try-nickel:
// MODULE_STATIC_PROCESS
module MODULE_STATIC_PROCESS (
    input clk,
    input rst,
    input [3:0] state_info,
    input [11:0] read_from_aux,
    input [11:0] read_from_ram,
    output reg [11:0] write2aux,
    output reg [11:0] write2ram,
    output reg [9:0] write2aux_addr,
    output reg [9:0] read_from_aux_addr,
    output reg [18:0] write2ram_addr,
    output reg[18:0] read_from_ram_addr,
    output reg ena_write_ram,
    output done
);
reg [18:0] cnt;
reg done_;
assign done=done_;
reg [4:0] cnt_buffer;
reg [11:0] color_buffer;
reg [11:0] buffer;
reg [11:0] color_reduced;
reg [15:0] color_cnt_1;
reg [15:0] color_cnt_2;
reg [15:0] color_cnt_3;
reg [15:0] color_cnt_4;
reg [15:0] color_cnt_5;
reg [15:0] color_cnt_6;
reg [15:0] color_cnt_7;
reg [15:0] color_cnt_8;
reg [15:0] color_cnt_9;
reg [15:0] color_cnt_10;
reg [15:0] color_cnt_11;
reg [15:0] color_cnt_12;
reg [15:0] color_cnt_13;
reg [15:0] color_cnt_14;
reg [15:0] color_cnt_15;
reg [15:0] color_cnt_16;
reg is_read_done;
always @(posedge clk) 
begin
    if(!rst)
    begin
      cnt=0;
      done_=0;
      cnt_buffer=0;
      color_buffer=0;
      buffer=0;
      color_reduced=0;
      color_cnt_1=0;
      color_cnt_2=0;
      color_cnt_3=0;
      color_cnt_4=0;
      color_cnt_5=0;
      color_cnt_6=0;
      color_cnt_7=0;
      color_cnt_8=0;
      color_cnt_9=0;
      color_cnt_10=0;
      color_cnt_11=0;
      color_cnt_12=0;
      color_cnt_13=0;
      color_cnt_14=0;
      color_cnt_15=0;
      color_cnt_16=0;
      is_read_done=0;
      write2aux=0;
      write2ram=0;
      write2aux_addr=0;
      read_from_aux_addr=0;
      write2ram_addr=0;
      read_from_ram_addr=0;
  ...
For scale: ~5800 cells after synthesis, roughly 370 flip-flops, ~36000 um^2 of cells after synthesis.
make LEC_CHECK=0 ABC_AREA=1 CAP_MARGIN=20 CORE_MARGIN=2 CORE_UTILIZATION=72 CTS_CLUSTER_DIAMETER=178 CTS_CLUSTER_SIZE=98 PLACE_DENSITY=0.6 SLEW_MARGIN=20 TNS_END_PERCENT=5 finish   # period 15.2 ns
run.sh (not shown) runs the stock make flow with config.mk's settings and CLKGATE_MAP_FILE=.
try-nickel failed in 5_1_grt with GRT-0116.
## Diff of input files: try-harbor against try-nickel
==> flow/config.mk <==
export PLATFORM = sky130hd
export DESIGN_NAME = MODULE_STATIC_PROCESS
export DESIGN_NICKNAME = MODULE_STATIC_PROCESS
export VERILOG_FILES = /design/flow/design.v
export SDC_FILE = /design/flow/constraint.sdc
export NUM_CORES = 4
export LEC_CHECK = 0
export CAP_MARGIN = 20
export CORE_MARGIN = 2
export CORE_UTILIZATION = 37
export PLACE_DENSITY = 0.6
export SLEW_MARGIN = 20
==> flow/constraint.sdc <==
create_clock -name core_clock -period 28.4 [get_ports {clk}]
set_input_delay 5.6800 -clock core_clock [delete_from_list [all_inputs] [get_ports {clk}]]
set_output_delay 5.6800 -clock core_clock [all_outputs]
set_load 0.01 [all_outputs]
--- outcome ---
- try-harbor has completed all stages; timing, DRC and antenna checks passed.
- | sequential-to-total area share from yosys stat | lower: try-harbor |
- Compared with try-nickel, in try-harbor placed cell count went down 576, share of the core filled by cells before placement went down, post-synthesis adder-cell area fraction barely changed, placed instance area went down 4.5%, detailed placement HPWL went up.
- In the floorplan summary, try-harbor is listed with a die area greater than that of try-nickel.
- Comparing try-nickel and try-harbor, the lower cell area after technology mapping is on try-nickel.
- For the quantity of gates resized following cts, try-harbor came in 152 lower than try-nickel did.
- try-harbor ended up with a lower simple-gate share of the synthesized area than try-nickel did.
### try-harbor -> try-sierra
diff --git a/flow/config.mk b/flow/config.mk
--- a/flow/config.mk
+++ b/flow/config.mk
@@ -8,5 +8,5 @@
 export CAP_MARGIN = 20
 export CORE_MARGIN = 2
-export CORE_UTILIZATION = 37
+export CORE_UTILIZATION = 66
 export PLACE_DENSITY = 0.6
 export SLEW_MARGIN = 20
==> flow/constraint.sdc <==
create_clock -name core_clock -period 17.0 [get_ports {clk}]
set_input_delay 3.4000 -clock core_clock [delete_from_list [all_inputs] [get_ports {clk}]]
set_output_delay 3.4000 -clock core_clock [all_outputs]
set_load 0.01 [all_outputs]
==> results <==
try-sierra: aborted in 5_1_grt (tool error)
The die used by try-sierra is smaller than the one used by try-harbor.
There was hardly any difference in chip area from the yosys synthesis statistics between try-harbor and try-sierra.
Total placed instance area was higher in the run labelled try-sierra.
try-sierra vs try-harbor: half-perimeter wire length of the detailed placement result up slightly
Re starting utilization of the core area: try-sierra is 29 points up on try-harbor.
try-sierra vs try-harbor on worst setup slack after placement: try-sierra is the lower one.
Reported for try-harbor and try-sierra, distinct cell type count of the synthesized netlist turned out identical to the last digit.
### try-sierra -> try-quartz
diff --git a/flow/config.mk b/flow/config.mk
--- a/flow/config.mk
+++ b/flow/config.mk
@@ -8,5 +8,6 @@
 export CAP_MARGIN = 20
 export CORE_MARGIN = 2
-export CORE_UTILIZATION = 66
-export PLACE_DENSITY = 0.6
+export CORE_UTILIZATION = 71
+export MAX_ROUTING_LAYER = met4
+export SETUP_SLACK_MARGIN = 5.0
 export SLEW_MARGIN = 20
==> flow/constraint.sdc <==
create_clock -name core_clock -period 27.9 [get_ports {clk}]
set_input_delay 5.5800 -clock core_clock [delete_from_list [all_inputs] [get_ports {clk}]]
set_output_delay 5.5800 -clock core_clock [all_outputs]
set_load 0.01 [all_outputs]
Results
- From the logs: try-quartz reached the end of the flow and failed the layout checks with negative setup slack.
- Relative to try-sierra, number of placed instances, taps included decreased by about 10% in try-quartz.
- Going from try-sierra to try-quartz, die size fell about 7%, standard-cell row count has decreased.
